==> 11-24 <==
==> flow/design.v <==
module finalproject(clk, rst, rows, LEDs, columns, signalout, ss1, ss2, ss3, ss4, ss5, ss6);
input [3:0] rows;  
input clk;  
input rst;  
output [9:0] LEDs;  
output [3:0] columns;  
output signalout;  
output [6:0] ss1, ss2, ss3, ss4, ss5, ss6;  
wire [31:0] countlow, counthigh;  
keypadwithtones kwt(.rows(rows), .clk(clk), .rst(rst), .LEDs(LEDs), .columns(columns), .countlow(countlow), .counthigh(counthigh));
rotatingdisplay rd(.clk(clk), .rst(rst), .ss1(ss1), .ss2(ss2), .ss3(ss3), .ss4(ss4), .ss5(ss5), .ss6(ss6));
toneprocessor tp(.clk(clk), .rst(rst), .countlow(countlow), .counthigh(counthigh), .signalout(signalout));
endmodule
module keypadwithtones(rows, clk, rst, LEDs, columns, countlow, counthigh);
input [3:0] rows; 
input clk;
input rst;
output [9:0] LEDs;
reg [9:0] LEDs;
output [3:0] columns;
reg [3:0] columns;
reg[2:0] progress, colprogress;   
reg [3:0] val1, val2;  
reg [15:0] button1, button2;  
reg [31:0] counter;  
output [31:0] countlow, counthigh;
reg [31:0] countlow, counthigh;
always @(posedge clk) begin  
if (rst) begin
LEDs = 10'b00_0000_0000;   
progress = 3'b000;  
colprogress = 3'b000;  
counter = 0;  
columns = 4'b1110;  
val1 = 4'b0000;
val2 = 4'b0000;
button1 = 16'h0000;
button2 = 16'h0000;
countlow = 1136;  
counthigh = 2272;
end else begin
case(progress) 
3'b000: begin  
case(columns)  
4'b1110: begin 
val1 = ~rows;  
button1 = val1;
columns = 4'b1101;  
end
4'b1101: begin
val1 = ~rows;  
button1 = button1 << 4;  
button1 = button1 + val1;  
columns = 4'b1011;  
end
4'b1011: begin 
val1 = ~rows;  
button1 = button1 << 4;  
button1 = button1 + val1;  
columns = 4'b0111;  
end
4'b0111: begin
val1 = ~rows;  
button1 = button1 << 4;  
button1 = button1 + val1;  
columns = 4'b1110;  
progress = 3'b001;  
end
endcase
end
3'b001: begin   
counter = counter + 1'b1;
if (counter >= 500) begin   
case(columns)  
4'b1110: begin
val2 = ~rows;
button2 = val2;
columns = 4'b1101;
end
4'b1101: begin
val2 = ~rows;
button2 = button2 << 4;
button2 = button2 + val2;
columns = 4'b1011;
end
4'b1011: begin
val2 = ~rows;
button2 = button2 << 4;
button2 = button2 + val2;
columns = 4'b0111;
end
4'b0111: begin
val2 = ~rows;
button2 = button2 << 4;
button2 = button2 + val2;
columns = 4'b1110;
counter = 0;
progress = 3'b010;
end
endcase
end
end
3'b010: begin   
if ((button1 == button2) && (button1 != 16'h0000)) begin  
case(button1)  
	16'h80: begin  
	countlow = 1136;
   counthigh = 2272;
	end
	16'h1: begin  
	LEDs = LEDs + 1'b1;
	countlow = 47755;
	counthigh = 95510;
	end
	16'h10: begin  
	LEDs = LEDs + 2'b10;
		countlow = 42565;
		counthigh = 85131;
	end
	16'h100: begin  
	LEDs = LEDs + 2'b11;
		countlow = 37921;
		counthigh = 75842;
	end
	16'h2: begin  
	LEDs = LEDs + 3'b100;
	countlow = 35803;
   counthigh = 71606;
	end
	16'h20: begin  
	LEDs = LEDs + 3'b101;
		countlow = 31888;
		counthigh = 63776;
	end
	16'h200: begin  
	LEDs = LEDs + 3'b110;
		countlow = 28409;
		counthigh = 56818;
	end
	16'h4: begin  
	LEDs = LEDs + 3'b111;
		countlow = 25390;
		counthigh = 50619;
	end
	16'h40: begin  
	LEDs = LEDs + 4'b1000;
		countlow = 23889;
		counthigh = 47778;
	end
	16'h400: begin  
	LEDs = LEDs + 4'b1001;
		countlow = 21282;
		counthigh = 42564;
	end
	16'h1000: begin  
	LEDs = LEDs + 4'b1010;
		countlow = 18960;
		counthigh = 37921;
	end
	16'h2000: begin  
	LEDs = LEDs + 4'b1011;
		countlow = 17896;
		counthigh = 35793;
	end
	16'h4000: begin  
	LEDs = LEDs + 4'b1100;
		countlow = 15943;
		counthigh = 31887;
	end
	16'h8000: begin  
	LEDs = LEDs + 4'b1101;
		countlow = 14204;
		counthigh = 28409;
	end
	16'h8: begin  
	LEDs = LEDs + 4'b1110;
		countlow = 12651;
		counthigh = 25303;
	end
	16'h800: begin  
	LEDs = LEDs + 4'b1111;
		countlow = 11944;
		counthigh = 23889;
	end
	endcase
progress = 3'b011;  
end else progress = 3'b000;  
end
3'b011: begin
counter = counter + 1'b1;
if (counter >= 5000) begin  
case(columns)  
4'b1110: begin
val2 = ~rows;
button2 = val2;
columns = 4'b1101;
end
4'b1101: begin
val2 = ~rows;
button2 = button2 << 4;
button2 = button2 + val2;
columns = 4'b1011;
end
4'b1011: begin
val2 = ~rows;
button2 = button2 << 4;
button2 = button2 + val2;
columns = 4'b0111;
end
4'b0111: begin
val2 = ~rows;
button2 = button2 << 4;
button2 = button2 + val2;
columns = 4'b1110;
counter = 0;
progress = 3'b100;
end
endcase
end
end
3'b100: begin
if (button2 == 16'h0000) begin  
progress = 3'b000;  
countlow = 1136;  
counthigh = 2272;
end else progress = 3'b011;  
end
endcase 
end
end
endmodule 
module toneprocessor(clk, rst, countlow, counthigh, signalout);
output signalout;
reg signalout;
input clk;
input rst;
input [31:0] countlow, counthigh;
reg [31:0] onesecond, mycounter;
reg [3:0] progress;
always@(posedge clk) begin
if (rst) begin
signalout=0;  
onesecond = 100000000;  
mycounter = 0;  
progress = 4'b0000;  
end else begin
case(progress)
default: begin              
			end
4'b0000: begin
	mycounter = mycounter + 1'b1;  
	if (mycounter < countlow) begin  
	signalout = 0;  
	end
	else begin
	progress = 4'b0001;  
	end
end
4'b0001: begin
	mycounter = mycounter + 1'b1;  
	if ((mycounter >= countlow) && (mycounter < counthigh)) begin 
	signalout = 1;  
	end
	else begin
	progress = 4'b0010;  
	end
end
4'b0010: begin
	mycounter = mycounter + 1'b1;  
	if (mycounter >= counthigh) begin  
	signalout = 0;  
	mycounter = 0;  
	end
	else begin
	progress = 4'b0000;  
	end
end
endcase
end
end
endmodule 
module rotatingdisplay(clk, rst, ss1, ss2, ss3, ss4, ss5, ss6);
input clk;  
input rst;
output reg [6:0] ss1, ss2, ss3, ss4, ss5, ss6;  
reg [31:0] counter;  
reg [6:0] g,e,r1,r2,i,f1,o,x,f2,a,l1,l2,two1,zero1,two2,zero2,start;  
always @(posedge clk) begin  
if (rst) begin
counter = 0;
start = 7'b0000000;
ss1 = 7'hFF;
ss2 = 7'hFF;
ss3 = 7'hFF;
ss4 = 7'hFF;
ss5 = 7'hFF;
ss6 = 7'hFF;
g = 7'b0010000;
e = 7'b0000110;
r1 = 7'b1001110;
r2 = 7'b1001110;
i = 7'b1111001;
f1 = 7'b0001110;
o = 7'b1000000;
x = 7'b0001001;
f2 = 7'b0001110;
a = 7'b0001000;
l1 = 7'b1000111;
l2 = 7'b1000111;
two1 = 7'b0100100;
zero1 = 7'b1000000;
two2 = 7'b0100100;
zero2 = 7'b1000000;
end else begin
counter = counter + 1'b1;
if (counter >= 50000) begin  
counter = 0;  
ss6 = ss5;
ss5 = ss4;
ss4 = ss3;
ss3 = ss2;
ss2 = ss1;
ss1 = g;  
start = g;
g = e;
e = r1;
r1 = r2;
r2 = i;
i = f1;
f1 = o;
o = x;
x = f2;
f2 = a;
a = l1;
l1 = l2;
l2 = two1;
two1 = zero1;
zero1 = two2;
two2 = zero2;
zero2 = start;
end
end
end
endmodule
==> flow/run.sh <==
#!/bin/bash
# the make line also repeats each setting of config.mk as NAME=value (left out here)
make -C /OpenROAD-flow-scripts/flow DESIGN_CONFIG=/design/flow/config.mk WORK_HOME=/design/flow/orfs CLKGATE_MAP_FILE= finish
==> flow/config.mk <==
export PLATFORM = sky130hd
export DESIGN_NAME = finalproject
export DESIGN_NICKNAME = finalproject
export VERILOG_FILES = /design/flow/design.v
export SDC_FILE = /design/flow/constraint.sdc
export NUM_CORES = 4
export LEC_CHECK = 0
export CAP_MARGIN = 20
export CORE_MARGIN = 2
export CORE_UTILIZATION = 40
export SLEW_MARGIN = 20
==> flow/constraint.sdc <==
create_clock -name core_clock -period 4.49 [get_ports {clk}]
set_input_delay 0.8980 -clock core_clock [delete_from_list [all_inputs] [get_ports {clk}]]
set_output_delay 0.8980 -clock core_clock [all_outputs]
set_load 0.01 [all_outputs]
==> 09-09 (differences from 11-24) <==
- CELL_PAD_IN_SITES_GLOBAL_PLACEMENT: unset -> 3
- CORE_MARGIN: 2 -> 10
- CORE_UTILIZATION: 40 -> 65
- CTS_CLUSTER_DIAMETER: unset -> 302
- CTS_CLUSTER_SIZE: unset -> 23
- MIN_ROUTING_LAYER: unset -> met2
- PLACE_DENSITY_LB_ADDON: unset -> 0.17
- SETUP_SLACK_MARGIN: unset -> -0.11
- TNS_END_PERCENT: unset -> 5
==> flow/constraint.sdc (replaced) <==
create_clock -name core_clock -period 2.8 [get_ports {clk}]
set_input_delay 0.5600 -clock core_clock [delete_from_list [all_inputs] [get_ports {clk}]]
set_output_delay 0.5600 -clock core_clock [all_outputs]
set_load 0.01 [all_outputs]
==> results.ini <==
[status]
status = timing/DRC/antenna clean

[worst_setup_path]
reg2regPathDepth = 15
setup.worst_path.start_class = flip-flop
crit_type = flip-flop to flip-flop

[route]
m1WireLength_um = 19400

[clock_tree]
clockRootBuffer = clkbuf_16
post_cts_resized = 0

[die]
die_y_um = 208
coreArea_um2 = 40900

[global_route]
use_met3 = 0.0276

[pwr]
pwr_density_cell_nw_per_um2 = 388

[sta]
finalSetupTns_ns = 0
finalCritPeriodShare = 0.908

[hold_path]
min_path_cells = 2

[layout]
flop-count = 328

[end of results for 11-24]
==> results.ini <==
[logic_synthesis]
synth_cell_types = 81
ys_sh_simple = 0.249
xor_area_frac = 0.0589
synth-warning-count = 9
netlist_area_um2 = 16600
mux_share = 0.0663
ys_area_um2 = 16600
syn_inst = 2016
synthArstFlopShare = 0
ys_seq_share = 0.394
synth.area.top_cells = dfxtp_1, mux2i_1, nor2_1, nand3_1, nand2_1

[status]
stop_error = [ERROR FLW-0024] Place density exceeds 1.0 (current PLACE_DENSITY_LB_ADDON =  0.17). Please check if the value of  PLACE_DENSITY_LB_ADDON is between 0 and 0.99.
status = stopped before the end
failing_step = global placement without I/O (3_1_place_gp_skip_io)

[die]
coreArea_um2 = 25200
die_y_um = 180

[end of results for 09-09]
